File: config.mk
export PLATFORM = sky130hd
export DESIGN_NAME = matmul_top
export DESIGN_NICKNAME = matmul_top
export VERILOG_FILES = /design/flow/design.v
export SDC_FILE = /design/flow/constraint.sdc
export NUM_CORES = 4
export LEC_CHECK = 0
export ABC_AREA = 0
export CAP_MARGIN = 20
export CELL_PAD_IN_SITES_DETAIL_PLACEMENT = 0
export CORE_MARGIN = 2
export CORE_UTILIZATION = 65
export CTS_CLUSTER_SIZE = 36
export GPL_ROUTABILITY_DRIVEN = 1
export MAX_ROUTING_LAYER = met4
export SETUP_SLACK_MARGIN = 0.7
export SLEW_MARGIN = 20
File: constraint.sdc
create_clock -name core_clock -period 5.63 [get_ports {clk}]
set_input_delay 1.1260 -clock core_clock [delete_from_list [all_inputs] [get_ports {clk}]]
set_output_delay 1.1260 -clock core_clock [all_outputs]
set_load 0.01 [all_outputs]
File: design.v
module tpumac
    #(parameter BITS_AB=8,
    parameter BITS_C=16)
    (
    input clk, rst_n, WrEn, en,
    input signed [BITS_AB-1:0] Ain,
    input signed [BITS_AB-1:0] Bin,
    input signed [BITS_C-1:0] Cin,
    output reg signed [BITS_AB-1:0] Aout,
    output reg signed [BITS_AB-1:0] Bout,
    output reg signed [BITS_C-1:0] Cout
    );
    logic signed [BITS_C-1:0] AxB, CPAB;
    always_ff @(posedge clk, negedge rst_n) begin
        if (!rst_n) begin
            Aout <= 0;
            Bout <= 0;
        end else if (en) begin
            Aout <= Ain;
            Bout <= Bin;
        end
    end
    always_ff @(posedge clk, negedge rst_n) begin
        if (!rst_n) begin
            Cout <= 0;
        end else if (WrEn) begin
            Cout <= Cin;
        end else if (en) begin
            Cout <= CPAB;
        end 
    end
    always_comb begin
        AxB = Ain * Bin;
        CPAB = AxB + Cout;
    end
endmodule
module systolic_array
#(
parameter BITS = 8,
parameter DIM = 32
)
(
input clk,rst_n,en,
input [DIM-1:0][BITS-1:0] A,
input [DIM-1:0][BITS-1:0] B,
output [DIM-1:0][DIM-1:0][BITS*2-1:0] Cout
);
logic [DIM-1:0][DIM-1:0][BITS-1:0] MACAin, MACBin, MACAout, MACBout;
logic [DIM-1:0][DIM-1:0][BITS*2-1:0] MACCout;
assign Cout = MACCout;
genvar gi, gj;
generate
    for (gi = 0 ; gi < DIM ; gi++) begin : row
        for (gj = 0 ; gj < DIM ; gj++) begin : col
            tpumac #(.BITS_AB(BITS), .BITS_C(BITS*2)) iDUT (
                .clk(clk), .rst_n(rst_n), .WrEn(1'b0), .en(en),
                .Ain(MACAin[gi][gj]), .Bin(MACBin[gi][gj]), .Cin({(BITS*2){1'b0}}),
                .Aout(MACAout[gi][gj]), .Bout(MACBout[gi][gj]), .Cout(MACCout[gi][gj])
            );
        end
    end
endgenerate
always_comb begin : ABCManager
    for (int i = 0 ; i < DIM ; i++) begin
        MACAin[i][0] = A[i];
        MACBin[0][i] = B[i];
    end
    for (int i = 0 ; i < DIM ; i++) begin
        for (int j = 1 ; j < DIM ; j++) begin
            MACAin[i][j] = MACAout[i][j-1];
        end
    end
    for (int i = 1 ; i < DIM ; i++) begin
        for (int j = 0 ; j < DIM ; j++) begin
            MACBin[i][j] = MACBout[i-1][j]; 
        end
    end
end
endmodule
module layoutA
#(
    parameter BITS = 8,  
    parameter DIM = 32  
)
(
    input [DIM-1:0][DIM-1:0][BITS-1:0] INA,
    input [$clog2(DIM):0] m, n, 
    output logic [DIM-1:0][DIM*2-2:0][BITS-1:0] OUTA
);
always_comb begin : ConnectionsA
    for (int row = 0 ; row < DIM ; row++) begin
        for (int col = 0 ; col < DIM*2-1 ; col++) begin
            if (col >= DIM*2-1-n-row && col <= DIM*2-2-row && row < m) begin
                OUTA[row][col] = INA[row][DIM*2-2-col-row];
            end else begin
                OUTA[row][col] = 0;
            end
        end
    end
end
endmodule
module layoutB
#(
    parameter BITS = 8,  
    parameter DIM = 32  
)
(
    input [DIM-1:0][DIM-1:0][BITS-1:0] INB,
    input [$clog2(DIM):0] n, p, 
    output logic [DIM*2-2:0][DIM-1:0][BITS-1:0] OUTB
);
always_comb begin : ConnectionsB
    for (int row = 0 ; row < DIM ; row++) begin
        for (int col = 0 ; col < DIM*2-1 ; col++) begin
            if (col >= DIM*2-1-n-row && col <= DIM*2-2-row && row < p) begin
                OUTB[col][row] = INB[DIM*2-2-col-row][row];
            end else begin
                OUTB[col][row] = 0;
            end
        end
    end
end
endmodule
module MATMUL 
#(
    parameter BITS = 8,  
    parameter DIM = 32  
)
(
    input clk, rst_n, en,
    input [$clog2(DIM):0] m, n, p,
    input [DIM-1:0][DIM-1:0][BITS-1:0] matrixDataA,
    input [DIM-1:0][DIM-1:0][BITS-1:0] matrixDataB,
    output logic [DIM-1:0][DIM-1:0][BITS-1:0] dataOut,
    output logic done
);
logic [$clog2(DIM*4):0] count;
logic [DIM-1:0][BITS-1:0] Ain, Bin;
logic [DIM-1:0][DIM-1:0][BITS*2-1:0] Cout;
logic [DIM-1:0][DIM*2-2:0][BITS-1:0] OUTA;
logic [DIM*2-2:0][DIM-1:0][BITS-1:0] OUTB;
layoutA #(.BITS(BITS), .DIM(DIM))
LayoutADUT (.INA(matrixDataA),.m(m),.n(n),.OUTA(OUTA));
layoutB #(.BITS(BITS), .DIM(DIM))
LayoutBDUT (.INB(matrixDataB),.n(n),.p(p),.OUTB(OUTB));
systolic_array #(.BITS(BITS), .DIM(DIM))
SysArrayDUT (.clk(clk), .rst_n(rst_n), .en(en), .A(Ain), .B(Bin), .Cout(Cout));
always @(posedge clk, negedge rst_n) begin
    if (!rst_n) begin
        count <= 0;
    end else if (done) begin
        count <= 0;
    end else if (en == 1) begin
        count <= count + 1;
    end
end
always_comb begin : DataFeeder
    for (int i = 0 ; i < DIM ; i++) begin
        if (count <= DIM*2-2) begin
            Ain[i] = OUTA[i][DIM*2-2-count];
            Bin[i] = OUTB[DIM*2-2-count][i];
        end else begin
            Ain[i] = 0;
            Bin[i] = 0;
        end
    end
    for (int i = 0 ; i < DIM ; i++) begin
        for (int j = 0 ; j < DIM ; j++) begin
            dataOut[i][j] = Cout[i][j] >> BITS;  
        end
    end
end
always_comb begin : howdone
    done = count == m+n+p-2 ? 1 : 0;
end
endmodule
module matmul_top
#(
    parameter BITS = 8,
    parameter DIM = 4
)
(
    input clk, rst_n, en,
    input [$clog2(DIM):0] m, n, p,
    input [DIM*DIM*BITS-1:0] mat_a,
    input [DIM*DIM*BITS-1:0] mat_b,
    output [DIM*DIM*BITS-1:0] mat_c,
    output done
);
MATMUL #(.BITS(BITS), .DIM(DIM)) u_matmul (
    .clk(clk), .rst_n(rst_n), .en(en),
    .m(m), .n(n), .p(p),
    .matrixDataA(mat_a), .matrixDataB(mat_b),
    .dataOut(mat_c), .done(done)
);
endmodule
File: run.sh
#!/bin/bash
# the make line also repeats each setting of config.mk as NAME=value (left out here)
make -C /OpenROAD-flow-scripts/flow DESIGN_CONFIG=/design/flow/config.mk WORK_HOME=/design/flow/orfs CLKGATE_MAP_FILE= finish
==> results of run 1 <==
[per-layer routing]
metal  overflow  GRT usage (%)
met5          -              -
met4       1007          96.48
met3        232          78.37
met2       3473          111.5
met1        202          87.38
[repair_timing]
item | CTS
cloned | 5
setup endpoints to repair | 156
gates resized | 513
buffers inserted | 105
pin swaps | 253
==> ci_impl_report.md, run 1 <==
### Yosys + OpenROAD results

| Metric | Value |
|---|---|
| Hold-fix buffers at CTS | `0` |
| Total die area | `116,700 µm²` |
| Run status | `did not finish` |
| Number of synthesized register bits | `453` |
| Distinct cells, synth | `107` |
| Seq/Total Area, Yosys | `15.29%` |
| Syn Nets | `9,920` |
| Port-buffer cells | `396` |
| Comb area leader | `adder cells` |
| Xor/xnor share | `3.766%` |
| # Cells Yosys | `between 7,000 and 8,000` |
| Fa+ha+maj area frac | `41.20%` |
| CTS H-Tree Depth | `2` |
| CTS max path bufs | `3` |
| Dpl cells | `10,370` |
| Synthesis area per yosys | `74,120 µm²` |
| TritonCTS buffer count | `57` |
| Core Footprint | `112,800 µm²` |
| Number of enable flip-flop cells | `0` |
| GP Congestion | `1.103` |
| Mux share | `4.362%` |
| GRT overflow | `4,914` |
| Synth Warn # | `17` |
| Mapped Area | `74,120 µm²` |
| Failing step | `5_1_grt` |
| Most numerous cell in the Yosys netlist | `inv_1` |
| Die W | `341.7 µm` |
| Ao+oa area frac | `11.14%` |
| Avg Synthesized Cell Area | `9.387 µm²` |
| Clock sinks | `453` |
| Total Routing Usage GR | `93.79%` |
| Top-level I/O count | `397` |
| Synth Instances | `~7,900` |
| Clock Tree Root | `clkbuf_16` |
| Cell type with the largest total area | `fa_1` |
| Commonest cells post-synth | `inv_1, fa_1, nand2_1` |
| Stop err | `[ERROR GRT-0232] Routing congestion too high. Check the congestion heatmap in the GUI.` |
| Die Y | `around 340 µm` |
| Pre-CTS setup slack | `-3.192 ns` |
| Row count | `around 120` |
| DP HPWL | `218,000 µm` |
| Cell Area, Placed | `87,130 µm²` |
| Dominant flop cell | `dfrtp_1` |
| Fp_density | `between 60% and 70%` |
| Yosys simple share | `13.93%` |
| Synth top area cells | `fa_1, dfrtp_1, ha_1, inv_1, mux2_2` |
| Area leader share | `30.82%` |
| Async set-reset flop share out of synthesis | `100.0%` |
==> run 2: changes to the inputs <==
Settings changed: ABC_AREA 0 to not set, CELL_PAD_IN_SITES_DETAIL_PLACEMENT 0 to not set, CORE_UTILIZATION 65 to 66, CTS_CLUSTER_SIZE 36 to not set, GPL_ROUTABILITY_DRIVEN 1 to not set, SETUP_SLACK_MARGIN 0.7 to not set.
Clock period 5.63 ns to 7.12 ns, I/O delays scaled along.
==> run 2 against run 1 <==
The run again fails in 5_1_grt. Die size fell by 1.5%. Synthesized cell count unchanged. Synthesized area did not move.
==> ci_impl_report.md, run 2 <==
### Yosys + OpenROAD results

| Metric | Value |
|---|---|
| Cell type with the largest total area | `fa_1` |
| Mapped Area | `74,120 µm² (unchanged)` |
| Synth Warn # | `17 (unchanged)` |
| Distinct cells, synth | `107 (unchanged)` |
| Hold-fix buffers at CTS | `0 (unchanged)` |
| DP HPWL | `218,700 µm (+0.30%)` |
| Core Footprint | `111,000 µm² (-1.6%)` |
| Die W | `339.1 µm (-0.75%)` |
| Dpl cells | `10,230 (-1.4%)` |
| Failing step | `5_1_grt` |
| Dominant flop cell | `dfrtp_1` |
| Async set-reset flop share out of synthesis | `100.0% (unchanged)` |
| TritonCTS buffer count | `55 (-3.5%)` |
| Syn Nets | `9,920 (unchanged)` |
| Top-level I/O count | `397 (unchanged)` |
| Mux share | `4.362% (unchanged)` |
| Total die area | `115,000 µm² (-1.5%)` |
| Avg Synthesized Cell Area | `9.387 µm² (unchanged)` |
| Number of synthesized register bits | `453 (unchanged)` |
| Row count | `122 (-0.81%)` |
| Synth top area cells | `fa_1, dfrtp_1, ha_1, inv_1, mux2_2` |
| Comb area leader | `adder cells` |
| CTS H-Tree Depth | `2 (unchanged)` |
| Die Y | `339.1 µm (-0.75%)` |
| GP Congestion | `1.090 (-1.2%)` |
| Fp_density | `66.79% (+1.1 points)` |
| Clock sinks | `453 (unchanged)` |
| Most numerous cell in the Yosys netlist | `inv_1` |
| # Cells Yosys | `7,896 (unchanged)` |
| Port-buffer cells | `396 (unchanged)` |
| CTS max path bufs | `3 (unchanged)` |
| Fa+ha+maj area frac | `41.20% (unchanged)` |
| Commonest cells post-synth | `inv_1, fa_1, nand2_1` |
| Xor/xnor share | `3.766% (unchanged)` |
| Area leader share | `30.82% (unchanged)` |
| Number of enable flip-flop cells | `0 (unchanged)` |
| Clock Tree Root | `clkbuf_16` |
| Synth Instances | `7,896 (unchanged)` |
| Synthesis area per yosys | `74,120 µm² (unchanged)` |
| Run status | `did not finish` |
| Yosys simple share | `13.93% (unchanged)` |
| Ao+oa area frac | `11.14% (unchanged)` |
| Seq/Total Area, Yosys | `15.29% (unchanged)` |
-- run 2: timing repair --
action | CTS
gates cloned | 1
setup endpoints to repair | 74
buffers inserted | 55
pin swaps | 130
resized | 290
-- run 2: through the flow --
step	util (%)	setup WS [ns]	TNS [ns]	area [µm²]
3_3_place_gp	77.36	-1.882	-99.08	85850
4_1_cts	80.65	-0.6120	-11.26	89500
2_1_floorplan	-	-0.7762	-18.99	74880
3_5_place_dp	77.36	-2.087	-113.27	85850
==> run 3: changes to the inputs <==
Settings changed: CORE_UTILIZATION 66 to 72, CTS_CLUSTER_DIAMETER set to 363, CTS_CLUSTER_SIZE set to 95, MAX_ROUTING_LAYER met4 to not set, PLACE_DENSITY set to 0.6, SETUP_SLACK_MARGIN set to 1.51.
Clock period 7.12 ns to 5.18 ns, I/O delays scaled along.
==> run 3 against run 2 <==
The run again fails in 5_1_grt. Die size down 8.2%. Synthesized cell count unchanged. Synthesized area unchanged.
==> ci_impl_report.md, run 3 <==
### Yosys + OpenROAD results

| Metric | Value |
|---|---|
| Total die area | `105,500 µm² (-8.2%)` |
| Synth Warn # | `17 (unchanged)` |
| Fa+ha+maj area frac | `41.20% (unchanged)` |
| Xor/xnor share | `3.766% (unchanged)` |
| Cell type with the largest total area | `fa_1` |
| Synth Instances | `7,896 (unchanged)` |
| GP Congestion | `1.179 (+8.1%)` |
| CTS max path bufs | `3 (unchanged)` |
| # Cells Yosys | `7,896 (unchanged)` |
| CTS H-Tree Depth | `1 (-1)` |
| GRT overflow | `~7,000` |
| Clock Tree Root | `clkbuf_16` |
| Top-level I/O count | `397 (unchanged)` |
| TritonCTS buffer count | `8 (-85%)` |
| Pre-CTS setup slack | `-3.537 ns (-1.450 ns)` |
| Syn Nets | `9,920 (unchanged)` |
| Core Footprint | `101,900 µm² (-8.2%)` |
| DP HPWL | `227,500 µm (+4.0%)` |
| Distinct cells, synth | `107 (unchanged)` |
| Async set-reset flop share out of synthesis | `100.0% (unchanged)` |
| Most numerous cell in the Yosys netlist | `inv_1` |
| Comb area leader | `adder cells` |
| Synthesis area per yosys | `74,120 µm² (unchanged)` |
| Mux share | `4.362% (unchanged)` |
| Yosys simple share | `13.93% (unchanged)` |
| Failing step | `5_1_grt` |
| Synth top area cells | `fa_1, dfrtp_1, ha_1, inv_1, mux2_2` |
| Fp_density | `72.74% (+6.0 points)` |
| Commonest cells post-synth | `inv_1, fa_1, nand2_1` |
| Ao+oa area frac | `11.14% (unchanged)` |
| Port-buffer cells | `396 (unchanged)` |
| Die W | `324.8 µm (-4.2%)` |
| Area leader share | `30.82% (unchanged)` |
| Clock sinks | `453 (unchanged)` |
| Seq/Total Area, Yosys | `15.29% (unchanged)` |
| Hold-fix buffers at CTS | `0 (unchanged)` |
| Mapped Area | `74,120 µm² (unchanged)` |
| Total Routing Usage GR | `101.6%` |
| Avg Synthesized Cell Area | `9.387 µm² (unchanged)` |
| Stop err | `[ERROR GRT-0116] Global routing finished with congestion. Check the congestion regions in the DRC Viewer.` |
| Dominant flop cell | `dfrtp_1` |
| Row count | `117 (-4.1%)` |
| Number of enable flip-flop cells | `0 (unchanged)` |
| Run status | `did not finish` |
| Number of synthesized register bits | `453 (unchanged)` |
| Die Y | `324.8 µm (-4.2%)` |
## run 3: what timing repair did
| item | in CTS |
|---|---|
| pin swaps | 598 |
| cloned | 9 |
| gates resized | 1258 |
| buffers inserted | 399 |
| endpoints found under the hold margin | 0 |
| endpoints found under the setup margin | 258 |
## run 3: metrics by stage
| step | power (mW) | cell area, µm² | std cells |
|---|---|---|---|
| 4_1_cts | 68.77 | 96530 | 10730 |
| 2_1_floorplan | 36.79 | 75270 | 7896 |
| 3_5_place_dp | 58.18 | 87510 | 10310 |
| 3_3_place_gp | 53.90 | 87510 | 10310 |
## run 3: per-layer routing
layer,track usage [%],overflow
met1,93.83,292
met2,119.0,4466
met3,89.09,304
met4,110.3,1719
met5,70.47,66
==> run 4: changes to the inputs <==
Settings changed: ABC_AREA set to 0, CELL_PAD_IN_SITES_DETAIL_PLACEMENT set to 0, CORE_UTILIZATION 72 to 48, CTS_CLUSTER_DIAMETER 363 to not set, CTS_CLUSTER_SIZE 95 to 85, GPL_ROUTABILITY_DRIVEN set to 0, GPL_TIMING_DRIVEN set to 0, MIN_ROUTING_LAYER set to met2, PLACE_DENSITY 0.6 to not set, PLACE_DENSITY_LB_ADDON set to 0.26, SETUP_SLACK_MARGIN 1.51 to 2.58, SLEW_MARGIN 20 to 10.
Clock period 5.18 ns to 8.89 ns, I/O delays scaled along.
==> run 4 against run 3 <==
The flow again stops in 5_1_grt. Die size up 49%. Synthesized area unchanged. Synthesized cell count is the same.
==> ci_impl_report.md, run 4 <==
### Yosys + OpenROAD results

| Metric | Value |
|---|---|
| Run status | `did not finish` |
| Failing step | `5_1_grt` |
| Stop err | `[ERROR GRT-0116] Global routing finished with congestion. Check the congestion regions in the DRC Viewer.` |
| Port-buffer cells | `395 (-0.25%)` |
| CTS max path bufs | `3 (unchanged)` |
| Yosys simple share | `13.93% (unchanged)` |
| Comb area leader | `adder cells` |
| DP HPWL | `204,900 µm (-9.9%)` |
| Avg Synthesized Cell Area | `9.387 µm² (unchanged)` |
| Cell type with the largest total area | `fa_1` |
| Async set-reset flop share out of synthesis | `100.0% (unchanged)` |
| Number of enable flip-flop cells | `0 (unchanged)` |
| TritonCTS buffer count | `60 (+52)` |
| Xor/xnor share | `3.766% (unchanged)` |
| Area leader share | `30.82% (unchanged)` |
| Hold-fix buffers at CTS | `0 (unchanged)` |
| Synthesis area per yosys | `74,120 µm² (unchanged)` |
| Seq/Total Area, Yosys | `15.29% (unchanged)` |
| Clock Tree Root | `clkbuf_16` |
| Die Y | `397.0 µm (+22%)` |
| Commonest cells post-synth | `inv_1, fa_1, nand2_1` |
| Ao+oa area frac | `11.14% (unchanged)` |
| Synth Instances | `7,896 (unchanged)` |
| CTS H-Tree Depth | `2 (+1)` |
| Row count | `144 (+23%)` |
| Clock sinks | `453 (unchanged)` |
| Synth Warn # | `17 (unchanged)` |
| Total die area | `157,600 µm² (+49%)` |
| GRT overflow | `between 1,500 and 2,000` |
| Most numerous cell in the Yosys netlist | `inv_1` |
| Core Footprint | `153,700 µm² (+51%)` |
| Mux share | `4.362% (unchanged)` |
| Total Routing Usage GR | `68.35%` |
| Synth top area cells | `fa_1, dfrtp_1, ha_1, inv_1, mux2_2` |
| # Cells Yosys | `7,896 (unchanged)` |
| Number of synthesized register bits | `453 (unchanged)` |
| Dominant flop cell | `dfrtp_1` |
| Pre-CTS setup slack | `-2.159 ns (+1.378 ns)` |
| Fp_density | `48.23% (-25 points)` |
| Die W | `397.0 µm (+22%)` |
| Fa+ha+maj area frac | `41.20% (unchanged)` |
| Mapped Area | `74,120 µm² (unchanged)` |
| Distinct cells, synth | `107 (unchanged)` |
| Syn Nets | `9,920 (unchanged)` |
| Top-level I/O count | `397 (unchanged)` |
[run 4: per-stage QoR]
stage	util (%)	total power, mW	instances	instance area, µm²	hold WS (ns)
2_1_floorplan	-	21.09	7896	75040	0.4428
3_3_place_gp	53.06	27.63	10340	81550	0.4689
3_5_place_dp	53.39	28.29	10360	82050	0.4583
4_1_cts	57.38	34.19	10670	88190	0.4773
[run 4: routing by layer]
layer	GRT usage, %	overflow
met4	50.60	240
met5	47.55	95
met1	-	-
met2	71.45	467
met3	77.78	883
[run 4: repair_timing]
item                       in CTS
buffers inserted              198
resized                       532
setup endpoints to repair     113
pin swaps                     207
==> run 5: changes to the inputs <==
Settings changed: ABC_AREA 0 to not set, CELL_PAD_IN_SITES_DETAIL_PLACEMENT 0 to not set, CORE_UTILIZATION 48 to 72, CTS_CLUSTER_SIZE 85 to not set, GPL_ROUTABILITY_DRIVEN 0 to not set, GPL_TIMING_DRIVEN 0 to not set, MIN_ROUTING_LAYER met2 to not set, PLACE_DENSITY_LB_ADDON 0.26 to 0.28, SETUP_SLACK_MARGIN 2.58 to 2.61, SLEW_MARGIN 10 to 20.
Clock period 8.89 ns to 8.86 ns, I/O delays scaled along.
==> run 5 against run 4 <==
The run again fails in 5_1_grt. Die size decreased by 33%. Synthesized area is the same. Synthesized cell count stayed put.
==> ci_impl_report.md, run 5 <==
### Yosys + OpenROAD results

| Metric | Value |
|---|---|
| Seq/Total Area, Yosys | `15.29% (unchanged)` |
| Dpl cells | `9,768 (-5.7%)` |
| DP HPWL | `227,700 µm (+11%)` |
| Die W | `324.8 µm (-18%)` |
| Core Footprint | `101,900 µm² (-34%)` |
| Number of enable flip-flop cells | `0 (unchanged)` |
| GP Congestion | `1.180` |
| Synth Warn # | `17 (unchanged)` |
| Stop err | `[ERROR GRT-0116] Global routing finished with congestion. Check the congestion regions in the DRC Viewer.` |
| TritonCTS buffer count | `55 (-8.3%)` |
| Commonest cells post-synth | `inv_1, fa_1, nand2_1` |
| Avg Synthesized Cell Area | `9.387 µm² (unchanged)` |
| Total Routing Usage GR | `89.90%` |
| Clock sinks | `453 (unchanged)` |
| Most numerous cell in the Yosys netlist | `inv_1` |
| Ao+oa area frac | `11.14% (unchanged)` |
| Run status | `did not finish` |
| Area leader share | `30.82% (unchanged)` |
| CTS max path bufs | `3 (unchanged)` |
| Fp_density | `72.74% (+25 points)` |
| Row count | `117 (-19%)` |
| Synth Instances | `7,896 (unchanged)` |
| Synthesis area per yosys | `74,120 µm² (unchanged)` |
| Fa+ha+maj area frac | `41.20% (unchanged)` |
| Comb area leader | `adder cells` |
| Dominant flop cell | `dfrtp_1` |
| Synth top area cells | `fa_1, dfrtp_1, ha_1, inv_1, mux2_2` |
| Syn Nets | `9,920 (unchanged)` |
| Yosys simple share | `13.93% (unchanged)` |
| Failing step | `5_1_grt` |
| Mapped Area | `74,120 µm² (unchanged)` |
| Clock Tree Root | `clkbuf_16` |
| Cell type with the largest total area | `fa_1` |
| Number of synthesized register bits | `453 (unchanged)` |
| Die Y | `324.8 µm (-18%)` |
| GRT overflow | `1,365` |
| # Cells Yosys | `7,896 (unchanged)` |
| Xor/xnor share | `3.766% (unchanged)` |
| Port-buffer cells | `396 (+0.25%)` |
| Mux share | `4.362% (unchanged)` |
| Total die area | `105,500 µm² (-33%)` |
| Distinct cells, synth | `107 (unchanged)` |
| Top-level I/O count | `397 (unchanged)` |
| Async set-reset flop share out of synthesis | `100.0% (unchanged)` |
| Hold-fix buffers at CTS | `0 (unchanged)` |
| CTS H-Tree Depth | `2 (unchanged)` |
==> run 5: through the flow <==
step	setup TNS (ns)	area [µm²]	setup WS (ns)	hold WS, ns
after detailed placement	-19.13	83060	-0.7631	0.4637
after CTS	0	87480	0.8988	0.4845
after floorplan	0	75040	0.6290	0.4428
after global placement	-6.684	83060	-0.3891	0.4642
==> run 5: routing by layer <==
layer	track usage, %	GRT overflow
met4	93.70	537
met3	81.39	74
met2	100.3	691
met5	54.35	17
met1	88.06	46
==> run 5: timing repair <==
item / in CTS
endpoints found under the hold margin: 0
gates resized: 372
endpoints found under the setup margin: 97
cloned: 1
pin swaps: 209
setup buffers: 108
==> run 6: changes to the inputs <==
Settings changed: CORE_UTILIZATION 72 to 71, CTS_CLUSTER_SIZE set to 36, PLACE_DENSITY set to 0.6, PLACE_DENSITY_LB_ADDON 0.28 to not set, SETUP_SLACK_MARGIN 2.61 to 1.16.
Clock period 8.86 ns to 7.94 ns, I/O delays scaled along.
==> run 6 against run 5 <==
Die size up 1.4%. Synthesized cell count did not move. Synthesized area unchanged. The run again fails in 5_1_grt.
==> ci_impl_report.md, run 6 <==
### Yosys + OpenROAD results

| Metric | Value |
|---|---|
| Run status | `did not finish` |
| Failing step | `5_1_grt` |
| Stop err | `[ERROR GRT-0116] Global routing finished with congestion. Check the congestion regions in the DRC Viewer.` |
| Syn Nets | `9,920 (unchanged)` |
| Top-level I/O count | `397 (unchanged)` |
| CTS H-Tree Depth | `2 (unchanged)` |
| Xor/xnor share | `3.766% (unchanged)` |
| Total die area | `107,000 µm² (+1.4%)` |
| Mux share | `4.362% (unchanged)` |
| Synthesis area per yosys | `74,120 µm² (unchanged)` |
| Row count | `118 (+0.85%)` |
| Ao+oa area frac | `11.14% (unchanged)` |
| Clock Tree Root | `clkbuf_16` |
| Yosys simple share | `13.93% (unchanged)` |
| Most numerous cell in the Yosys netlist | `inv_1` |
| GP Congestion | `1.125 (-4.7%)` |
| # Cells Yosys | `7,896 (unchanged)` |
| GRT overflow | `812` |
| Commonest cells post-synth | `inv_1, fa_1, nand2_1` |
| Dominant flop cell | `dfrtp_1` |
| Total Routing Usage GR | `84.09%` |
| Number of enable flip-flop cells | `0 (unchanged)` |
| Mapped Area | `74,120 µm² (unchanged)` |
| Fa+ha+maj area frac | `41.20% (unchanged)` |
| Port-buffer cells | `396 (unchanged)` |
| Synth Instances | `7,896 (unchanged)` |
| Synth top area cells | `fa_1, dfrtp_1, ha_1, inv_1, mux2_2` |
| Synth Warn # | `17 (unchanged)` |
| TritonCTS buffer count | `55 (unchanged)` |
| DP HPWL | `225,600 µm (-0.91%)` |
| Distinct cells, synth | `107 (unchanged)` |
| Fp_density | `71.61% (-1.1 points)` |
| Core Footprint | `103,500 µm² (+1.6%)` |
| Area leader share | `30.82% (unchanged)` |
| Number of synthesized register bits | `453 (unchanged)` |
| Async set-reset flop share out of synthesis | `100.0% (unchanged)` |
| Avg Synthesized Cell Area | `9.387 µm² (unchanged)` |
| Cell Area, Placed | `84,370 µm² (+1.6%)` |
| Seq/Total Area, Yosys | `15.29% (unchanged)` |
| Comb area leader | `adder cells` |
| Cell type with the largest total area | `fa_1` |
| Die Y | `327.1 µm (+0.69%)` |
| CTS max path bufs | `3 (unchanged)` |
| Die W | `327.1 µm (+0.69%)` |
| Clock sinks | `453 (unchanged)` |
| Hold-fix buffers at CTS | `0 (unchanged)` |
## run 6: through the flow
stage / setup TNS [ns] / hold slack, ns / power (mW) / std cells / setup WS (ns)
floorplan: -0.2022 / 0.4428 / 23.61 / 7896 / -0.1218
global placement: -44.40 / 0.4605 / 33.42 / 9955 / -1.097
detailed placement: -63.02 / 0.4673 / 36.03 / 9955 / -1.411
CTS: -0.03291 / 0.5022 / 43.00 / 10140 / -0.03291
## run 6: repair_timing
action | 4_1_cts
setup endpoints to repair | 85
setup buffers | 80
resized | 375
pin swaps | 202
## run 6: layer usage
layer,GRT usage [%],GRT overflow
met5,42.15,15
met3,71.82,32
met1,83.03,13
met2,97.90,416
met4,86.38,336
==> run 7: changes to the inputs <==
Settings changed: CELL_PAD_IN_SITES_GLOBAL_PLACEMENT set to 3, CORE_ASPECT_RATIO set to 0.75, CORE_MARGIN 2 to 6, CORE_UTILIZATION 71 to 17, CTS_CLUSTER_DIAMETER set to 31, CTS_CLUSTER_SIZE 36 to 39, GPL_ROUTABILITY_DRIVEN set to 0, GPL_TIMING_DRIVEN set to 0, MAX_ROUTING_LAYER set to met4, PLACE_DENSITY 0.6 to 0.87, SETUP_SLACK_MARGIN 1.16 to not set, TNS_END_PERCENT set to 90.
Clock period 7.94 ns to 13.4 ns, I/O delays scaled along.
==> run 7 against run 6 <==
Die size went up to 4.2 times the previous value. Synthesized area stayed put. Now fails the layout checks on setup timing. Synthesized cell count stayed put.
==> ci_impl_report.md, run 7 <==
## PnR job results

| Metric | Value |
|---|---|
| Die W | `774.4 µm (+140%)` |
| Worst setup path endpoint | `u_matmul.SysArrayDUT.row[2].col[0].iDUT.Cout[14]` |
| Antenna violations before repair | `34` |
| Port-buffer cells | `395 (-0.25%)` |
| SO Viols | `setup timing` |
| Clock transition at path regs | `0.06 ns` |
| P_seq | `2.53 mW` |
| Psw | `about 13 mW` |
| Clock group | `2.62 mW` |
| CP peak stage delay | `0.77 ns` |
| First-pass GRT wire length | `457,700 µm` |
| Area leader share | `30.82% (unchanged)` |
| Total die area | `452,100 µm² (+320%)` |
| Synth Warn # | `17 (unchanged)` |
| Leakage | `about 42 nW` |
| WHS | `0.4750 ns` |
| Pwr top | `combinational logic` |
| Setup Buffers After CTS | `0 (-100%)` |
| Total Routing Usage GR | `~14%` |
| Reg2Reg Depth | `36` |
| Commonest cells post-synth | `inv_1, fa_1, nand2_1` |
| Slew Limit Fails | `0` |
| Avg WL per Cell | `22.05 µm` |
| Setup violators final | `9` |
| Fin cells | `14,340` |
| Number of enable flip-flop cells | `0 (unchanged)` |
| Setup TNS | `-1.289 ns` |
| Mux share | `4.362% (unchanged)` |
| Distinct cells, synth | `107 (unchanged)` |
| Max cap viols | `0` |
| Fill count | `48,030` |
| Clk latency late pin | `about 0.71 ns` |
| Crit path time final | `13.67 ns` |
| Syn-to-layout area delta | `21.29%` |
| Fin nets | `10,460` |
| FF-to-FF Start | `u_matmul.count[0]` |
| Hold depth | `1` |
| Kind of cell adding the most delay to the critical path | `buffers and inverters` |
| Via/cell ratio | `4.278` |
| Core Footprint | `433,000 µm² (+320%)` |
| Critical path depth in cells | `36` |
| Dpl cells | `14,130 (+42%)` |
| Syn Nets | `9,920 (unchanged)` |
| Clock Tree Root | `clkbuf_16` |
| DRT Pass-1 Iters | `13` |
| Fp_density | `17.12% (-54 points)` |
| Number of global-route vias before repair | `around 63,000` |
| HP Start | `u_matmul.SysArrayDUT.row[2].col[0].iDUT.Cout[15]` |
| Setup crit start | `u_matmul.count[0]` |
| Avg Synthesized Cell Area | `9.387 µm² (unchanged)` |
| # Cells Yosys | `7,896 (unchanged)` |
| TritonCTS buffer count | `101 (+84%)` |
| RR Endpoint | `u_matmul.SysArrayDUT.row[2].col[0].iDUT.Cout[14]` |
| Critical Path RT | `13.95 ns` |
| Power per standard cell area | `around 260 nW/µm²` |
| Worst R2R Setup Slack | `-0.27 ns` |
| Pin count of the biggest net entering global routing | `89` |
| Kind of critical path | `reg -> reg` |
| Antenna viol nets, final | `0` |
| Top-level I/O count | `397 (unchanged)` |
| Xor/xnor share | `3.766% (unchanged)` |
| WP buf/inv | `13` |
| Via count | `61,350` |
| WL final | `316,200 µm` |
| GRT overflow | `0` |
| Util after Layout | `20.76%` |
| Arr. time, crit path | `14.22 ns` |
| Synth Instances | `7,896 (unchanged)` |
| Final hold violation count | `0` |
| Internal power | `10.00 mW` |
| Cell type with the largest total area | `fa_1` |
| Run status | `failed layout checks` |
| Synthesis area per yosys | `74,120 µm² (unchanged)` |
| Element type at the critical path end | `flop` |
| Power in combinational cells | `17.8 mW` |
| DP HPWL | `261,000 µm (+16%)` |
| Worst-margin pin slew | `1.385 ns` |
| Log Warnings | `58` |
| Final worst path period share | `102.0%` |
| Fa+ha+maj area frac | `41.20% (unchanged)` |
| Row count | `209 (+77%)` |
| Share of total power in sequential cells | `11.0%` |
| Combinational power share | `77.6%` |
| Part of the power in the clock network | `a little under an eighth` |
| Dominant flop cell | `dfrtp_1` |
| Iter 0 DRT Violations | `between 6,000 and 7,000` |
| F_max | `73.13 MHz` |
| Async set-reset flop share out of synthesis | `100.0% (unchanged)` |
| Crit path max fanout | `19` |
| Clock sinks | `453 (unchanged)` |
| Ao+oa area frac | `11.14% (unchanged)` |
| Synth top area cells | `fa_1, dfrtp_1, ha_1, inv_1, mux2_2` |
| Setup slack after layout | `-0.2739 ns` |
| Yosys simple share | `13.93% (unchanged)` |
| Comb area leader | `adder cells` |
| CTS max path bufs | `3 (unchanged)` |
| Worst slew margin | `~7.7%` |
| Slowest-stage cell, CP | `a221oi_1` |
| Crit-path most repeated cell | `ha_1` |
| Hold Crit Class | `reg -> reg` |
| Sw Share | `56.39%` |
| CTS tree | `yes` |
| Most numerous cell in the Yosys netlist | `inv_1` |
| Mapped Area | `74,120 µm² (unchanged)` |
| Seq/Total Area, Yosys | `15.29% (unchanged)` |
| Hold Path Sink | `u_matmul.SysArrayDUT.row[2].col[0].iDUT.Cout[15]` |
| DRC Markers | `0` |
| Worst setup SP type | `flop` |
| Die Y | `583.8 µm (+78%)` |
| CTS H-Tree Depth | `3 (+1)` |
| Number of synthesized register bits | `453 (unchanged)` |
| Final Skew | `0.04411 ns` |
| Max VDD drop | `between 0.2 and 0.25 mV` |
run 7: area by class of cell:
type	instances	area [µm²]	share of cell area, %
Timing Repair Buffer	437	4733	5.265
Inverter	1378	5172	5.754
Buffer	502	2517	2.800
Sequential cell	453	11340	12.61
Multi-Input combinational cell	5562	55320	61.54
Clock inverter	70	845.8	0.9409
Tap cell	5802	7259	8.075
Clock buffer	114	2658	2.956
Antenna cell	22	55.05	0.06124
run 7: routing by layer:
layer	vias up	wire (µm)	GRT usage (%)
li1	26700	-	-
met3	712	30770	4.510
met1	31150	149700	19.95
met5	-	0	-
met2	2781	123900	19.02
met4	0	11860	4.049
run 7: timing repair:
item,in CTS,in global routing
setup endpoints to repair,9,2
hold buffers,0,0
gates resized,1,1
run 7: through the flow:
stage	instance area (µm²)	power (mW)	worst slack, ns
6_report	89900	22.94	-0.2739
5_1_grt	89870	24.65	-0.0008287
4_1_cts	89780	22.52	0.4441
3_5_place_dp	86280	19.73	-0.3127
3_3_place_gp	85330	19.64	-13.82
2_1_floorplan	74120	13.57	2.885
==> run 8: changes to the inputs <==
Settings changed: CELL_PAD_IN_SITES_GLOBAL_PLACEMENT 3 to not set, CORE_ASPECT_RATIO 0.75 to not set, CORE_MARGIN 6 to 2, CORE_UTILIZATION 17 to 70, CTS_CLUSTER_DIAMETER 31 to 28, CTS_CLUSTER_SIZE 39 to 36, GPL_ROUTABILITY_DRIVEN 0 to not set, GPL_TIMING_DRIVEN 0 to not set, MAX_ROUTING_LAYER met4 to not set, PLACE_DENSITY 0.87 to 0.6, SETUP_SLACK_MARGIN set to 1.16, TNS_END_PERCENT 90 to not set.
Clock period 13.4 ns to 8.37 ns, I/O delays scaled along.
==> run 8 against run 7 <==
The flow now stops in 5_1_grt. Synthesized cell count unchanged. Synthesized area is the same. Die size shrank 76%.
==> ci_impl_report.md, run 8 <==
### Yosys + OpenROAD results

| Metric | Value |
|---|---|
| Dominant flop cell | `dfrtp_1` |
| Ao+oa area frac | `11.14% (unchanged)` |
| TritonCTS buffer count | `139 (+38%)` |
| Run status | `did not finish` |
| Failing step | `5_1_grt` |
| Mux share | `4.362% (unchanged)` |
| Mapped Area | `74,120 µm² (unchanged)` |
| GRT overflow | `635` |
| Clock sinks | `453 (unchanged)` |
| Commonest cells post-synth | `inv_1, fa_1, nand2_1` |
| CTS max path bufs | `3 (unchanged)` |
| Most numerous cell in the Yosys netlist | `inv_1` |
| Stop err | `[ERROR GRT-0116] Global routing finished with congestion. Check the congestion regions in the DRC Viewer.` |
| Total Routing Usage GR | `86.39%` |
| Area leader share | `30.82% (unchanged)` |
| Avg Synthesized Cell Area | `9.387 µm² (unchanged)` |
| Cell type with the largest total area | `fa_1` |
| Yosys simple share | `13.93% (unchanged)` |
| Clock Tree Root | `clkbuf_16` |
| DP HPWL | `211,200 µm (-19%)` |
| Synth top area cells | `fa_1, dfrtp_1, ha_1, inv_1, mux2_2` |
| GP Congestion | `1.130` |
| Syn Nets | `9,920 (unchanged)` |
| Async set-reset flop share out of synthesis | `100.0% (unchanged)` |
| Seq/Total Area, Yosys | `15.29% (unchanged)` |
| Pre-CTS setup slack | `-1.040 ns (-0.7272 ns)` |
| Die Y | `329.4 µm (-44%)` |
| Comb area leader | `adder cells` |
| Fa+ha+maj area frac | `41.20% (unchanged)` |
| Synth Instances | `7,896 (unchanged)` |
| # Cells Yosys | `7,896 (unchanged)` |
| Die W | `329.4 µm (-57%)` |
| CTS H-Tree Depth | `4 (+1)` |
| Core Footprint | `105,100 µm² (-76%)` |
| Number of enable flip-flop cells | `0 (unchanged)` |
| Top-level I/O count | `397 (unchanged)` |
| Synth Warn # | `17 (unchanged)` |
| Synthesis area per yosys | `74,120 µm² (unchanged)` |
| Row count | `119 (-43%)` |
| Port-buffer cells | `396 (+0.25%)` |
| Distinct cells, synth | `107 (unchanged)` |
| Xor/xnor share | `3.766% (unchanged)` |
| Cell Area, Placed | `84,050 µm² (-2.6%)` |
| Fp_density | `70.51% (+53 points)` |
| Total die area | `108,500 µm² (-76%)` |
| Number of synthesized register bits | `453 (unchanged)` |
[run 8: through the flow]
| stage | std cells | util [%] |
|---|---|---|
| CTS | 10230 | 85.93 |
| detailed placement | 9914 | 79.95 |
| global placement | 9914 | 79.95 |
| floorplan | 7896 | - |
[run 8: per-layer routing]
metal,overflow,GRT usage [%]
met5,6,52.17
met1,52,84.66
met3,40,77.72
met2,326,97.64
met4,211,88.26
[run 8: repair_timing]
item | CTS
setup buffers | 59
hold buffers | 0
resized | 232
pin swaps | 113
gates cloned | 3
endpoints found under the setup margin | 78
==> run 9: changes to the inputs <==
Settings changed: ABC_AREA set to 0, CELL_PAD_IN_SITES_DETAIL_PLACEMENT set to 0, CTS_CLUSTER_DIAMETER 28 to not set, GPL_ROUTABILITY_DRIVEN set to 1, PLACE_DENSITY 0.6 to not set, SETUP_SLACK_MARGIN 1.16 to -0.11.
Clock period 8.37 ns to 6.82 ns, I/O delays scaled along.
==> run 9 against run 8 <==
The run again fails in 5_1_grt. Synthesized area unchanged. Die size stayed put. Synthesized cell count unchanged.
==> ci_impl_report.md, run 9 <==
### Yosys + OpenROAD results

| Metric | Value |
|---|---|
| Run status | `did not finish` |
| Failing step | `5_1_grt` |
| Stop err | `[ERROR GRT-0116] Global routing finished with congestion. Check the congestion regions in the DRC Viewer.` |
| Fa+ha+maj area frac | `41.20% (unchanged)` |
| Seq/Total Area, Yosys | `15.29% (unchanged)` |
| # Cells Yosys | `7,896 (unchanged)` |
| Synthesis area per yosys | `74,120 µm² (unchanged)` |
| Mapped Area | `74,120 µm² (unchanged)` |
| Synth Instances | `7,896 (unchanged)` |
| Async set-reset flop share out of synthesis | `100.0% (unchanged)` |
| Row count | `119 (unchanged)` |
| CTS max path bufs | `3 (unchanged)` |
| Total Routing Usage GR | `86.27%` |
| Syn Nets | `9,920 (unchanged)` |
| Die Y | `329.4 µm (unchanged)` |
| Synth Warn # | `17 (unchanged)` |
| Commonest cells post-synth | `inv_1, fa_1, nand2_1` |
| Core Footprint | `105,100 µm² (unchanged)` |
| Mux share | `4.362% (unchanged)` |
| Ao+oa area frac | `11.14% (unchanged)` |
| Most numerous cell in the Yosys netlist | `inv_1` |
| CTS H-Tree Depth | `2 (-2)` |
| Avg Synthesized Cell Area | `9.387 µm² (unchanged)` |
| Fp_density | `70.51% (unchanged)` |
| Yosys simple share | `13.93% (unchanged)` |
| TritonCTS buffer count | `53 (-62%)` |
| Distinct cells, synth | `107 (unchanged)` |
| Comb area leader | `adder cells` |
| Dpl cells | `10,220 (+3.1%)` |
| Top-level I/O count | `397 (unchanged)` |
| Clock Tree Root | `clkbuf_16` |
| Clock sinks | `453 (unchanged)` |
| Xor/xnor share | `3.766% (unchanged)` |
| Pre-CTS setup slack | `-2.293 ns (-1.253 ns)` |
| Number of enable flip-flop cells | `0 (unchanged)` |
| Total die area | `108,500 µm² (unchanged)` |
| Number of synthesized register bits | `453 (unchanged)` |
| Port-buffer cells | `396 (unchanged)` |
| Area leader share | `30.82% (unchanged)` |
| Die W | `329.4 µm (unchanged)` |
| DP HPWL | `235,800 µm (+12%)` |
| Cell type with the largest total area | `fa_1` |
| Synth top area cells | `fa_1, dfrtp_1, ha_1, inv_1, mux2_2` |
| GRT overflow | `approximately 2,100` |
| Hold-fix buffers at CTS | `0 (unchanged)` |
| Dominant flop cell | `dfrtp_1` |
| GP Congestion | `1.119 (-1.0%)` |
-- run 9: repair_timing --
| item | in CTS |
|---|---|
| buffers inserted | 161 |
| pin swaps | 224 |
| gates resized | 586 |
| endpoints found under the setup margin | 80 |
| cloned | 4 |
-- run 9: per-stage QoR --
step	instance area [µm²]	setup TNS, ns
global placement	86290	-118.68
CTS	91900	-27.92
floorplan	74860	-32.91
detailed placement	86290	-140.97
-- run 9: routing by layer --
layer | track usage [%] | GRT overflow
met1 | 83.22 | 45
met4 | 92.28 | 684
met2 | 102.3 | 1292
met5 | 44.04 | 13
met3 | 71.86 | 83
==> run 10: changes to the inputs <==
Settings changed: ABC_AREA 0 to not set, CELL_PAD_IN_SITES_DETAIL_PLACEMENT 0 to not set, CORE_UTILIZATION 70 to 40, CTS_CLUSTER_SIZE 36 to not set, GPL_ROUTABILITY_DRIVEN 1 to not set, PLACE_DENSITY set to 0.6, SETUP_SLACK_MARGIN -0.11 to not set.
Clock period 6.82 ns to 11.0 ns, I/O delays scaled along.
==> run 10 against run 9 <==
The run now finishes clean. Die size grew 74%. Synthesized cell count did not move. Synthesized area unchanged.
==> ci_impl_report.md, run 10 <==
## PnR job results

| Metric | Value |
|---|---|
| Run status | `no timing/DRC/antenna violations` |
| Number of global-route vias before repair | `61,730` |
| WP buf/inv | `5` |
| Core Footprint | `183,700 µm² (+75%)` |
| WHS | `0.4856 ns` |
| Psw | `13.63 mW` |
| Hold-fix buffers at CTS | `0 (unchanged)` |
| Syn Nets | `9,920 (unchanged)` |
| Leakage | `40.18 nW` |
| Mapped Area | `74,120 µm² (unchanged)` |
| Fp_density | `40.35% (-30 points)` |
| Yosys simple share | `13.93% (unchanged)` |
| Setup crit start | `n[0]` |
| Worst slew margin | `13.22%` |
| F_max | `100.6 MHz` |
| Xor/xnor share | `3.766% (unchanged)` |
| Setup Buffers After CTS | `0 (-100%)` |
| Crit path max fanout | `12` |
| Hold depth | `1` |
| Row count | `157 (+32%)` |
| Kind of critical path | `in -> reg` |
| Syn-to-layout area delta | `11.39%` |
| Sw Share | `54.21%` |
| Power in combinational cells | `between 15 and 20 mW` |
| CTS H-Tree Depth | `3 (+1)` |
| Hold Crit Class | `reg -> reg` |
| Antenna viol nets, final | `0` |
| Worst setup path endpoint | `u_matmul.SysArrayDUT.row[2].col[0].iDUT.Cout[14]` |
| Power per standard cell area | `304.5 nW/µm²` |
| Total Routing Usage GR | `26.41%` |
| RSZ-0062 raised after global routing | `false` |
| Area leader share | `30.82% (unchanged)` |
| Pwr top | `combinational logic` |
| # Cells Yosys | `7,896 (unchanged)` |
| Mux share | `4.362% (unchanged)` |
| WL final | `243,200 µm` |
| Synth Instances | `7,896 (unchanged)` |
| Commonest cells post-synth | `inv_1, fa_1, nand2_1` |
| Comb area leader | `adder cells` |
| Part of the power in the clock network | `9.2%` |
| Share of total power in sequential cells | `14.0%` |
| Setup TNS | `0 ns` |
| Top-level I/O count | `397 (unchanged)` |
| Arr. time, crit path | `10.48 ns` |
| Clk latency late pin | `0.68 ns` |
| Worst-margin pin slew | `about 1.3 ns` |
| Fin nets | `10,060` |
| Worst setup SP type | `input port` |
| Slew Limit Fails | `0` |
| Die Y | `434.5 µm (+32%)` |
| Number of synthesized register bits | `453 (unchanged)` |
| Final hold violation count | `0` |
| GP Congestion | `1.053 (-5.9%)` |
| HP Start | `u_matmul.SysArrayDUT.row[0].col[2].iDUT.Cout[15]` |
| Final Skew | `0.03044 ns` |
| Cell type with the largest total area | `fa_1` |
| Critical path cell sequence | `clkdlybuf4s50_1 > inv_1 > ha_1 > inv_1 > a221oi_1 > buf_4 > nand3_1 > mux4_2 > mux2_2 > a211oi_2 > nand2b_1 > fa_1 > fa_1 > inv_1 > fa_1 > fa_1 > fa_1 > ha_1 > a21o_1 > a211oi_1 > o21bai_1 > a31oi_1 > mux2i_1 > a211o_1` |
| Synthesis area per yosys | `74,120 µm² (unchanged)` |
| Reg2Reg Depth | `25` |
| Critical path depth in cells | `24` |
| CP peak stage delay | `0.72 ns` |
| Setup violators final | `0` |
| Port-buffer cells | `396 (unchanged)` |
| Element type at the critical path end | `flop` |
| Via/cell ratio | `roughly 5.5` |
| Fill count | `about 18,000` |
| DP HPWL | `195,100 µm (-17%)` |
| Max cap viols | `0` |
| Async set-reset flop share out of synthesis | `100.0% (unchanged)` |
| Pin count of the biggest net entering global routing | `175` |
| GRT overflow | `0` |
| Synth Warn # | `17 (unchanged)` |
| Crit path time final | `roughly 10 ns` |
| Clock sinks | `453 (unchanged)` |
| First-pass GRT wire length | `~380,000 µm` |
| Final worst path period share | `90.36%` |
| Combinational power share | `76.8%` |
| DRT Pass-1 Iters | `7` |
| Die W | `434.5 µm (+32%)` |
| Kind of cell adding the most delay to the critical path | `adder cells` |
| Number of enable flip-flop cells | `0 (unchanged)` |
| DRC Markers | `0` |
| Iter 0 DRT Violations | `4,427` |
| Dominant flop cell | `dfrtp_1` |
| Max VDD drop | `0.2775 mV` |
| Log Warnings | `about 73` |
| Fin cells | `10,550` |
| CTS max path bufs | `3 (unchanged)` |
| Antenna violations before repair | `9` |
| Synth top area cells | `fa_1, dfrtp_1, ha_1, inv_1, mux2_2` |
| Slowest-stage cell, CP | `clkdlybuf4s50_1` |
| Critical Path RT | `between 10 and 15 ns` |
| Distinct cells, synth | `107 (unchanged)` |
| P_seq | `3.52 mW` |
| Avg WL per Cell | `23.05 µm` |
| Via count | `57,980` |
| Ao+oa area frac | `11.14% (unchanged)` |
| Most numerous cell in the Yosys netlist | `inv_1` |
| Dpl cells | `10,430 (+2.1%)` |
| Crit-path most repeated cell | `fa_1` |
| Post-CTS sizing | `0 (-100%)` |
| Total die area | `188,800 µm² (+74%)` |
| Avg Synthesized Cell Area | `9.387 µm² (unchanged)` |
| CTS tree | `yes` |
| Seq/Total Area, Yosys | `15.29% (unchanged)` |
| RR Endpoint | `u_matmul.SysArrayDUT.row[3].col[0].iDUT.Cout[14]` |
| Clock group | `2.32 mW` |
| Fa+ha+maj area frac | `41.20% (unchanged)` |
| Internal power | `roughly 12 mW` |
| Hold Path Sink | `u_matmul.SysArrayDUT.row[0].col[2].iDUT.Cout[15]` |
| TritonCTS buffer count | `66 (+25%)` |
| Clock Tree Root | `clkbuf_16` |
| FF-to-FF Start | `u_matmul.count[1]` |
| Worst R2R Setup Slack | `1.62 ns` |
| Clock transition at path regs | `about 0.05 ns` |
[run 10: layer usage]
| metal | up-vias | track usage [%] | wire length, µm | part of all wire, % |
|---|---|---|---|---|
| met3 | 460 | 4.137 | 15110 | 6.2 |
| li1 | 25810 | - | - | - |
| met4 | 2 | 10.53 | 10860 | 4.5 |
| met2 | 1865 | 42.74 | 113200 | 47 |
| met5 | - | 0 | 11 | 0.0045 |
| met1 | 29850 | 35.43 | 104100 | 43 |
[run 10: cell type report]
cell class              instances  area (µm²)  share of cell area (%)
flip-flops and latches        453       11340                   13.74
clock inverters                34       422.9                  0.5123
well taps                    2464        3083                   3.734
clock buffers                  85        1897                   2.298
multi-input cells            5562       55250                   66.92
diodes                          3       7.507                0.009094
inverters                    1378        5175                   6.268
repair buffers                574        5384                   6.522
[run 10: through the flow]
step / utilization [%] / setup slack [ns] / area, µm² / total power, mW
global placement: 43.67 / 0.2913 / 80200 / 22.32
detailed placement: 43.68 / 0.5121 / 80230 / 22.64
finish: 44.95 / 1.061 / 82560 / 25.14
floorplan: - / 0.9647 / 74120 / 16.53
CTS: 44.94 / 1.274 / 82550 / 25.17
global route: 44.94 / 0.7763 / 82550 / 27.57
==> run 11: changes to the inputs <==
Settings changed: ABC_AREA set to 0, CAP_MARGIN 20 to 5, CELL_PAD_IN_SITES_GLOBAL_PLACEMENT set to 1, CORE_ASPECT_RATIO set to 1.0, CORE_UTILIZATION 40 to 58, CTS_CLUSTER_SIZE set to 66, GPL_TIMING_DRIVEN set to 0, MIN_ROUTING_LAYER set to met1, PLACE_DENSITY 0.6 to not set, PLACE_DENSITY_LB_ADDON set to 0.04, SLEW_MARGIN 20 to 35.
Clock period 11.0 ns to 12.6 ns, I/O delays scaled along.
==> run 11 against run 10 <==
The layout now fails its checks (setup timing). Wire length increased by 18%. First-iteration DRC count is 44% higher. Total power decreased by 8.1%. Die size decreased by 31%. Register-to-register slack got worse by 1.6 ns. Sequential cell count unchanged. Clock-buffer cell count down 11. Clock skew grew 0.026 ns. Critical path type unchanged. Critical endpoint unchanged.
==> ci_impl_report.md, run 11 <==
## PnR job results

| Metric | Value |
|---|---|
| Dominant flop cell | `dfrtp_1` |
| Clock group | `1.85 mW (-20%)` |
| Ao+oa area frac | `11.14% (unchanged)` |
| Pin count of the biggest net entering global routing | `80 (-54%)` |
| WHS | `0.4792 ns (-0.006362 ns)` |
| Max cap viols | `0 (unchanged)` |
| Fin cells | `10,120 (-4.1%)` |
| RR Endpoint | `u_matmul.SysArrayDUT.row[2].col[0].iDUT.Cout[14]` |
| Clock Tree Root | `clkbuf_16` |
| Avg Synthesized Cell Area | `9.387 µm² (unchanged)` |
| Element type at the critical path end | `flop` |
| CTS tree | `yes` |
| Hold-fix buffers at CTS | `0 (unchanged)` |
| TritonCTS buffer count | `58 (-12%)` |
| Xor/xnor share | `3.766% (unchanged)` |
| Synth Warn # | `17 (unchanged)` |
| P_seq | `2.66 mW (-24%)` |
| SO Viols | `setup timing` |
| Critical path depth in cells | `33 (+38%)` |
| RSZ-0062 raised after global routing | `false` |
| Comb area leader | `adder cells` |
| Number of synthesized register bits | `453 (unchanged)` |
| GRT overflow | `0 (unchanged)` |
| Worst-margin pin slew | `1.181 ns (-0.1194 ns)` |
| WL final | `286,000 µm (+18%)` |
| HP Start | `u_matmul.SysArrayDUT.row[2].col[0].iDUT.Cout[15]` |
| Most numerous cell in the Yosys netlist | `inv_1` |
| Area leader share | `30.82% (unchanged)` |
| Leakage | `41.01 nW (+2.1%)` |
| Kind of cell adding the most delay to the critical path | `buffers and inverters` |
| Syn Nets | `9,920 (unchanged)` |
| F_max | `79.19 MHz` |
| Synthesis area per yosys | `74,120 µm² (unchanged)` |
| Sw Share | `56.62% (+2.4 points)` |
| Total die area | `130,700 µm² (-31%)` |
| Critical Path RT | `13.17 ns (+1.63 ns)` |
| Psw | `13.09 mW (-4.0%)` |
| Internal power | `10.03 mW (-13%)` |
| DP HPWL | `230,600 µm (+18%)` |
| Slew Limit Fails | `0 (unchanged)` |
| Part of the power in the clock network | `8.0% (-1.2 points)` |
| DRC Markers | `0 (unchanged)` |
| CP peak stage delay | `0.77 ns (+0.05 ns)` |
| Met3 Usage GRT | `12.67% (+8.5 points)` |
| Fill count | `10,100 (-43%)` |
| Total Routing Usage GR | `44.39% (+18 points)` |
| Pre-CTS setup slack | `-1.083 ns (-1.595 ns)` |
| Worst slew margin | `20.53% (+7.3 points)` |
| Antenna violations before repair | `21 (+12)` |
| Die Y | `361.5 µm (-17%)` |
| Clock sinks | `453 (unchanged)` |
| Fp_density | `58.27% (+18 points)` |
| Setup slack after layout | `-0.02713 ns (-1.088 ns)` |
| Fa+ha+maj area frac | `41.20% (unchanged)` |
| Seq/Total Area, Yosys | `15.29% (unchanged)` |
| Row count | `131 (-17%)` |
| Fin nets | `10,420 (+3.5%)` |
| Avg WL per Cell | `28.25 µm (+23%)` |
| Max VDD drop | `0.2428 mV (-13%)` |
| Arr. time, crit path | `13.20 ns (+2.72 ns)` |
| Setup crit start | `n[2]` |
| Power in combinational cells | `18.6 mW (-4%)` |
| Async set-reset flop share out of synthesis | `100.0% (unchanged)` |
| Dpl cells | `9,994 (-4.2%)` |
| Crit path time final | `12.63 ns` |
| DRT Pass-1 Iters | `9 (+2)` |
| Final Skew | `0.05646 ns (+0.02602 ns)` |
| Final worst path period share | `100.2% (+9.9 points)` |
| Combinational power share | `80.5% (+3.7 points)` |
| Hold Crit Class | `reg -> reg` |
| # Cells Yosys | `7,896 (unchanged)` |
| Cell type with the largest total area | `fa_1` |
| Number of global-route vias before repair | `66,420 (+7.6%)` |
| Syn-to-layout area delta | `12.62%` |
| Mapped Area | `74,120 µm² (unchanged)` |
| Met2 global-route usage | `67.46% (+25 points)` |
| Yosys simple share | `13.93% (unchanged)` |
| Hold depth | `1 (unchanged)` |
| Final hold violation count | `0 (unchanged)` |
| Slowest-stage cell, CP | `clkdlybuf4s50_1` |
| Commonest cells post-synth | `inv_1, fa_1, nand2_1` |
| Power per standard cell area | `276.9 nW/µm² (-9.1%)` |
| Share of total power in sequential cells | `11.5% (-2.5 points)` |
| Synth top area cells | `fa_1, dfrtp_1, ha_1, inv_1, mux2_2` |
| Hold Path Sink | `u_matmul.SysArrayDUT.row[2].col[0].iDUT.Cout[15]` |
| Worst setup SP type | `input port` |
| Top-level I/O count | `397 (unchanged)` |
| Core Footprint | `127,200 µm² (-31%)` |
| Mux share | `4.362% (unchanged)` |
| Worst R2R Setup Slack | `-0.01 ns (-1.63 ns)` |
| Crit path max fanout | `10 (-2)` |
| Port-buffer cells | `395 (-0.25%)` |
| Distinct cells, synth | `107 (unchanged)` |
| FF-to-FF Start | `u_matmul.count[0]` |
| Clock transition at path regs | `0.06 ns (about the same)` |
| Run status | `failed layout checks` |
| Worst setup path endpoint | `u_matmul.SysArrayDUT.row[2].col[0].iDUT.Cout[14]` |
| Iter 0 DRT Violations | `6,359 (+44%)` |
| Via/cell ratio | `6.231 (+13%)` |
| Via count | `63,080 (+8.8%)` |
| Number of enable flip-flop cells | `0 (unchanged)` |
| CTS H-Tree Depth | `2 (-1)` |
| Reg2Reg Depth | `36 (+44%)` |
| Die W | `361.5 µm (-17%)` |
| Setup Buffers After CTS | `0 (unchanged)` |
| Synth Instances | `7,896 (unchanged)` |
| First-pass GRT wire length | `426,200 µm (+12%)` |
| Log Warnings | `58 (-21%)` |
| Antenna viol nets, final | `0 (unchanged)` |
| Pwr top | `combinational logic` |
| CTS max path bufs | `3 (unchanged)` |
| Setup violators final | `1 (+1)` |
| GP Congestion | `1.183 (+12%)` |
| Clk latency late pin | `0.71 ns (+0.03 ns)` |
| Met1 usage | `56.17% (+21 points)` |
| Kind of critical path | `in -> reg` |
| WP buf/inv | `11 (+6)` |
| Gr busiest metal | `met2` |
-- run 11: through the flow --
step	cell area, µm²	util, %	power [mW]	setup TNS, ns
2_1_floorplan	74120	-	14.43	0
3_3_place_gp	80150	63.01	19.76	-5374.53
3_5_place_dp	81250	63.88	20.46	-10.61
4_1_cts	83320	65.51	22.47	0
5_1_grt	83430	65.59	24.72	0
6_report	83470	65.63	23.12	-0.02713
-- run 11: layout make-up --
class                   instances  area (µm²)  area share, %
clock buffers                  74        1603          1.920
multi-input cells            5562       55470          66.45
repair buffers                437        4742          5.681
clock inverters                35       462.9         0.5546
inverters                    1378        5172          6.197
plain buffers                 502        2554          3.059
well taps                    1662        2079          2.491
diodes                         21       52.55        0.06296
flip-flops and latches        453       11340          13.58
-- run 11: metal layers --
metal	share of wire, %	routed length, µm
met3	10	28960
met1	38	109200
met5	0.077	221
met2	44	125300
met4	7.8	22290
-- run 11: timing repair --
action | in CTS | in global routing
pin swaps | 0 | 0
gates resized | 2 | 10
endpoints found under the hold margin | 0 | 0
endpoints found under the setup margin | 15 | 24
==> run 12: changes to the inputs <==
Settings changed: ABC_AREA 0 to not set, CAP_MARGIN 5 to 20, CELL_PAD_IN_SITES_GLOBAL_PLACEMENT 1 to not set, CORE_ASPECT_RATIO 1.0 to not set, CORE_UTILIZATION 58 to 57, CTS_CLUSTER_SIZE 66 to not set, GPL_TIMING_DRIVEN 0 to not set, MIN_ROUTING_LAYER met1 to not set, PLACE_DENSITY_LB_ADDON 0.04 to not set, SLEW_MARGIN 35 to 20.
Clock period 12.6 ns to 5.63 ns, I/O delays scaled along.
==> run 12 against run 11 <==
The layout still fails its checks (setup timing). Critical endpoint is now u_matmul.SysArrayDUT.row[2].col[0].iDUT.Cout[13]. Final area increased by 13%. Critical path depth decreased by 3. Combinational power increased to 2.8 times the previous value.
==> ci_impl_report.md, run 12 <==
## PnR job results

| Metric | Value |
|---|---|
| Run status | `failed layout checks` |
| SO Viols | `setup timing` |
| Row count | `132 (+0.76%)` |
| Internal power | `31.39 mW (+210%)` |
| Number of global-route vias before repair | `66,200 (-0.33%)` |
| Worst-margin pin slew | `1.105 ns (-0.07602 ns)` |
| Comb area leader | `adder cells` |
| Element type at the critical path end | `flop` |
| # Cells Yosys | `7,896 (unchanged)` |
| Yosys simple share | `13.93% (unchanged)` |
| P_seq | `6.57 mW (+150%)` |
| DRC Markers | `0 (unchanged)` |
| Total Routing Usage GR | `37.93% (-6.5 points)` |
| CTS H-Tree Depth | `2 (unchanged)` |
| Worst setup SP type | `input port` |
| GRT overflow | `0 (unchanged)` |
| Final hold violation count | `0 (unchanged)` |
| Setup violators final | `81 (+80)` |
| Crit path time final | `7.343 ns` |
| Worst R2R Setup Slack | `-1.69 ns (-1.68 ns)` |
| Avg Synthesized Cell Area | `9.387 µm² (unchanged)` |
| Hold Crit Class | `in -> async` |
| Antenna viol nets, final | `0 (unchanged)` |
| Clock group | `4.31 mW (+130%)` |
| Fa+ha+maj area frac | `41.20% (unchanged)` |
| Synthesis area per yosys | `74,120 µm² (unchanged)` |
| Ao+oa area frac | `11.14% (unchanged)` |
| Distinct cells, synth | `107 (unchanged)` |
| Area leader share | `30.82% (unchanged)` |
| Via count | `62,950 (-0.22%)` |
| Psw | `31.45 mW (+140%)` |
| Comb. cell area | `58,860 µm² (+6.1%)` |
| Leakage | `46.20 nW (+13%)` |
| Syn Nets | `9,920 (unchanged)` |
| Critical Path RT | `6.16 ns (-7.01 ns)` |
| Avg WL per Cell | `23.01 µm (-19%)` |
| Synth top area cells | `fa_1, dfrtp_1, ha_1, inv_1, mux2_2` |
| Share of total power in sequential cells | `10.4% (-1.1 points)` |
| Critical path depth in cells | `30 (-9.1%)` |
| Clk latency late pin | `0.71 ns (about the same)` |
| CP peak stage delay | `0.60 ns (-0.17 ns)` |
| Most numerous cell in the Yosys netlist | `inv_1` |
| Clock Tree Root | `clkbuf_16` |
| RR Endpoint | `u_matmul.SysArrayDUT.row[2].col[0].iDUT.Cout[15]` |
| CTS max path bufs | `3 (unchanged)` |
| Commonest cells post-synth | `inv_1, fa_1, nand2_1` |
| Top-level I/O count | `397 (unchanged)` |
| DP HPWL | `201,300 µm (-13%)` |
| Flop area | `11,340 µm² (about the same)` |
| Power per standard cell area | `668.2 nW/µm² (+140%)` |
| Power in combinational cells | `52.0 mW (+180%)` |
| Total die area | `132,900 µm² (+1.7%)` |
| Max VDD drop | `0.9748 mV (+300%)` |
| Synth Instances | `7,896 (unchanged)` |
| Kind of critical path | `in -> reg` |
| Setup slack after layout | `-1.713 ns (-1.686 ns)` |
| Fp_density | `57.31% (-0.96 points)` |
| FF-to-FF Start | `u_matmul.count[0]` |
| Arr. time, crit path | `7.87 ns (-5.33 ns)` |
| Dominant flop cell | `dfrtp_1` |
| Setup crit start | `n[1]` |
| Number of enable flip-flop cells | `0 (unchanged)` |
| Cell type with the largest total area | `fa_1` |
| Slew Limit Fails | `0 (unchanged)` |
| Cell Area, Placed | `87,310 µm² (+7.5%)` |
| Worst slew margin | `26.32% (+5.8 points)` |
| Syn-to-layout area delta | `26.89%` |
| Pwr top | `combinational logic` |
| Part of the power in the clock network | `6.9% (-1.1 points)` |
| DRT Pass-1 Iters | `6 (-3)` |
| Async set-reset flop share out of synthesis | `100.0% (unchanged)` |
| Worst setup path endpoint | `u_matmul.SysArrayDUT.row[2].col[0].iDUT.Cout[13]` |
| Sw Share | `50.05% (-6.6 points)` |
| Final Skew | `0.06300 ns (+0.006535 ns)` |
| CTS tree | `yes` |
| Die W | `364.6 µm (+0.86%)` |
| Slowest-stage cell, CP | `fa_2` |
| Fill count | `9,503 (-5.9%)` |
| Kind of cell adding the most delay to the critical path | `adder cells` |
| Log Warnings | `75 (+29%)` |
| WP buf/inv | `10 (-1)` |
| Pin count of the biggest net entering global routing | `180 (+130%)` |
| First-pass GRT wire length | `384,600 µm (-9.8%)` |
| Synth Warn # | `17 (unchanged)` |
| RSZ-0062 raised after global routing | `true` |
| Final worst path period share | `130.4% (+30 points)` |
| Number of synthesized register bits | `453 (unchanged)` |
| Mux share | `4.362% (unchanged)` |
| TritonCTS buffer count | `61 (+5.2%)` |
| Combinational power share | `82.7% (+2.2 points)` |
| Reg2Reg Depth | `29 (-19%)` |
| Clock transition at path regs | `0.06 ns (about the same)` |
| Die Y | `364.6 µm (+0.86%)` |
| WL final | `250,100 µm (-13%)` |
| GP Congestion | `1.053 (-11%)` |
| Fin nets | `11,100 (+6.6%)` |
| Final instance area | `94,040 µm² (+13%)` |
| Crit path max fanout | `6 (-4)` |
| Antenna violations before repair | `11 (-48%)` |
| Clock sinks | `453 (unchanged)` |
| Via/cell ratio | `5.791 (-7.1%)` |
| Core Footprint | `129,300 µm² (+1.7%)` |
| Setup TNS | `-88.75 ns (-88.73 ns)` |
| Max cap viols | `0 (unchanged)` |
| Hold-fix buffers at CTS | `0 (unchanged)` |
| WHS | `0.4206 ns (-0.05861 ns)` |
| Iter 0 DRT Violations | `5,375 (-15%)` |
| Seq/Total Area, Yosys | `15.29% (unchanged)` |
| F_max | `~140 MHz` |
| Xor/xnor share | `3.766% (unchanged)` |
| Mapped Area | `74,120 µm² (unchanged)` |
| Pre-CTS setup slack | `-3.356 ns (-2.273 ns)` |
| Port-buffer cells | `396 (+0.25%)` |
-- run 12: routing by layer --
layer | share of wire (%) | global-route usage, %
met4 | 5.9 | 18.32
met1 | 40 | 49.86
met5 | 0.018 | 0
met2 | 47 | 61.52
met3 | 7.1 | 5.976
-- run 12: metrics by stage --
step	total power, mW	utilization [%]	cells
final	62.84	72.72	10870
after global routing	67.46	72.72	10870
after CTS	59.93	71.41	10820
after detailed placement	51.91	67.51	10610
after global placement	50.88	67.51	10610
after floorplan	33.58	-	7896
-- run 12: final cells by class --
class                           count  area share (%)
Antenna cell                        3        0.007983
Clock buffer                       82           1.835
Clock inverter                     30          0.4896
Inverter                         1378           5.527
Multi-Input combinational cell   5563           62.59
Sequential cell                   453           12.06
Tap cell                         1742           2.318
Timing Repair Buffer             1619           15.17
-- run 12: repair_timing --
item | in CTS | in global routing
hold endpoints to repair | 0 | 0
resized | 471 | 298
endpoints found under the setup margin | 95 | 94
pin swaps | 235 | 241
buffers inserted | 108 | 60
gates cloned | 4 | 1
No activity file was given, so power comes from the tool's default toggle rates.
